==> inputs of v12 <==
==> flow/design.v <==
`timescale 1ns / 1ps
module SelectionOfAvatar(
	input [1:0] mode,
	input [5:0] userID,
	input [1:0] candidate,  
	input CLK,
	input rst,  
	output reg [1:0] ballotBoxId,
	output reg [5:0] numberOfRegisteredVoters,
	output reg [5:0] numberOfVotesWinner,  
	output reg [1:0] WinnerId,
	output reg AlreadyRegistered,
	output reg AlreadyVoted,
	output reg NotRegistered,
	output reg VotingHasNotStarted,
	output reg RegistrationHasEnded
	);
    reg [5:0] registered [0:63];
    reg [5:0] voted [0:63];
    integer i, clock, registeredNum, votedNum;
    integer airV, fireV, waterV, earthV;
	always @(posedge CLK)
	begin
	if (rst) begin
        clock = 0;
		registeredNum = 0;
		votedNum = 0;
		airV = 0;
		fireV = 0;
		waterV = 0;
		earthV = 0;
		for(i=0; i<64; i = i+1) begin
            registered[i]=6'b000000;
            voted[i]=6'b000000;
        end
        ballotBoxId =0;
        numberOfRegisteredVoters=0;
        numberOfVotesWinner=0;
        WinnerId=0;
        AlreadyRegistered=0;
        AlreadyVoted=0;
        NotRegistered=0;
        VotingHasNotStarted=0;
        RegistrationHasEnded=0;
	end
	else begin
		clock=clock+1;
        ballotBoxId =0;
        numberOfRegisteredVoters=0;
        numberOfVotesWinner=0;
        WinnerId=0;
        AlreadyRegistered=0;
        AlreadyVoted=0;
        NotRegistered=0;
        VotingHasNotStarted=0;
        RegistrationHasEnded=0;
        if(clock<=100) begin
            ballotBoxId=userID[5:4];
            if(mode==1) begin
                VotingHasNotStarted=1;
            end
            if(mode==0) begin
                if(registered[userID]==0) begin
                    registered[userID]=1;
                    ballotBoxId=userID[5:4];
                    registeredNum=registeredNum+1;
                end
                else begin 
                    AlreadyRegistered=1;
                    ballotBoxId=userID[5:4];
                end
            end
            numberOfRegisteredVoters=registeredNum;
        end
        else if(clock<=200) begin
            ballotBoxId=userID[5:4];
            numberOfRegisteredVoters=registeredNum;
            if(mode==0) begin
                RegistrationHasEnded=1;
            end
            if(mode==1) begin
                if(registered[userID]==1) begin
                    if(voted[userID]==0)begin
                        voted[userID]=1;
                        if(candidate==0)begin
                            airV=airV+1;
                        end
                        if(candidate==1)begin
                            fireV=fireV+1;
                        end
                        if(candidate==2)begin
                            waterV=waterV+1;
                        end
                        if(candidate==3)begin
                            earthV=earthV+1;
                        end
                    end 
                    else begin
                        AlreadyVoted=1;
                    end   
                end
                else begin
                    NotRegistered=1;
                end
            end    
        end
        else if(clock>200) begin
            numberOfRegisteredVoters=registeredNum;
            numberOfVotesWinner=airV;
            WinnerId=2'b0;
            if (fireV > numberOfVotesWinner) begin
				numberOfVotesWinner = fireV;
				WinnerId = 2'b01;
			end
			if (waterV > numberOfVotesWinner) begin
				numberOfVotesWinner = waterV;
				WinnerId = 2'b10;
			end
			if (earthV> numberOfVotesWinner) begin
				numberOfVotesWinner = earthV;
				WinnerId = 2'b11;
			end
        end
	end
	end
endmodule
==> flow/run.sh <==
#!/bin/bash
# the make line also repeats each setting of config.mk as NAME=value (left out here)
make -C /OpenROAD-flow-scripts/flow DESIGN_CONFIG=/design/flow/config.mk WORK_HOME=/design/flow/orfs CLKGATE_MAP_FILE= finish
==> flow/config.mk <==
export PLATFORM = sky130hd
export DESIGN_NAME = SelectionOfAvatar
export DESIGN_NICKNAME = SelectionOfAvatar
export VERILOG_FILES = /design/flow/design.v
export SDC_FILE = /design/flow/constraint.sdc
export NUM_CORES = 4
export LEC_CHECK = 0
export ABC_AREA = 1
export CAP_MARGIN = 20
export CORE_MARGIN = 2
export CORE_UTILIZATION = 72
export SLEW_MARGIN = 20
==> flow/constraint.sdc <==
create_clock -name core_clock -period 3.91 [get_ports {CLK}]
set_input_delay 0.7820 -clock core_clock [delete_from_list [all_inputs] [get_ports {CLK}]]
set_output_delay 0.7820 -clock core_clock [all_outputs]
set_load 0.01 [all_outputs]
==> v32 (differences from v12) <==
--- a/flow/config.mk
+++ b/flow/config.mk
@@ -5,8 +5,10 @@
 export SDC_FILE = /design/flow/constraint.sdc
 export NUM_CORES = 4
 export LEC_CHECK = 0
-export ABC_AREA = 1
-export CAP_MARGIN = 20
+export CAP_MARGIN = 10
 export CORE_MARGIN = 2
-export CORE_UTILIZATION = 72
+export CORE_UTILIZATION = 68
+export CTS_CLUSTER_DIAMETER = 360
+export CTS_CLUSTER_SIZE = 24
+export SETUP_SLACK_MARGIN = 1.14
 export SLEW_MARGIN = 20
==> flow/constraint.sdc (replaced) <==
create_clock -name core_clock -period 4.77 [get_ports {CLK}]
set_input_delay 0.9540 -clock core_clock [delete_from_list [all_inputs] [get_ports {CLK}]]
set_output_delay 0.9540 -clock core_clock [all_outputs]
set_load 0.01 [all_outputs]
==> v38 (differences from v12) <==
==> flow/config.mk (replaced) <==
export PLATFORM = sky130hd
export DESIGN_NAME = SelectionOfAvatar
export DESIGN_NICKNAME = SelectionOfAvatar
export VERILOG_FILES = /design/flow/design.v
export SDC_FILE = /design/flow/constraint.sdc
export NUM_CORES = 4
export LEC_CHECK = 0
export CAP_MARGIN = 40
export CELL_PAD_IN_SITES_DETAIL_PLACEMENT = 1
export CORE_ASPECT_RATIO = 1.34
export CORE_MARGIN = 2
export CORE_UTILIZATION = 35
export CTS_CLUSTER_DIAMETER = 229
export GPL_TIMING_DRIVEN = 0
export HOLD_SLACK_MARGIN = 0.12
export SLEW_MARGIN = 10
export TNS_END_PERCENT = 30
==> flow/constraint.sdc (replaced) <==
create_clock -name core_clock -period 7.27 [get_ports {CLK}]
set_input_delay 1.4540 -clock core_clock [delete_from_list [all_inputs] [get_ports {CLK}]]
set_output_delay 1.4540 -clock core_clock [all_outputs]
set_load 0.01 [all_outputs]
==> summary.txt <==
Implementation numbers.

- The run finished with no timing, DRC or antenna violations.
- For this run, the total global-route usage over all layers was measured as 23.79%.
- According to the floorplan report, the placeable core area is 42130 um2.
- The launch point of the worst min-delay path is recorded as voted[6][0].
- The worst-case hold slack is 0.4563 ns.
- Per the TritonCTS log, the buffer count is 30.
- Data arrives at the worst endpoint at 6.86 ns.
- The logic share of the area is 49.21%.
- The end-of-flow core utilization is 40.25%.
Source of the figures above: v38

==> summary.txt <==
Implementation numbers.

- The reasons given for failing layout checks are negative setup slack.
- The number of endpoints failing setup at the final stage is 8.
- The power report puts the leakage power at about 0.0075 uW.
- The number of buffers created by CTS is 31.
- Across the whole layout, multi-input logic makes up 47.53% of the cell area.
- The final worst setup slack is -0.7393 ns.
- The total global-route track usage is around 38%.
- The flow ran to the end, but the layout failed its checks.
- According to the floorplan report, the placeable core area is 21620 um2.
- Setup repair after global routing could not meet its margin everywhere.
- The arrival time of data at the critical path endpoint is between 5 and 6 ns.
Source of the figures above: v12

==> summary.txt <==
Implementation numbers.

- Data on the critical path arrives at its endpoint at roughly 5.7 ns.
- The launch instance of the worst min-delay path is registered[48][0].
- The worst-case hold slack is 0.4662 ns.
- In the final report, the number of endpoints failing setup comes to 8.
- The total power is approximately 4400 uW.
- The number of setup buffers added after CTS is 75.
- STA lists the endpoint of the worst register-to-register path as numberOfVotesWinner[3].
- The run finished, with violations left.
- The checks that failed were negative setup slack.
- Cells fill 93.89% of the core in the end.
- The core area is 21690 um2.
- The final worst setup slack is -0.4379 ns.
Source of the figures above: v32

Power and IR drop assume default switching activity.
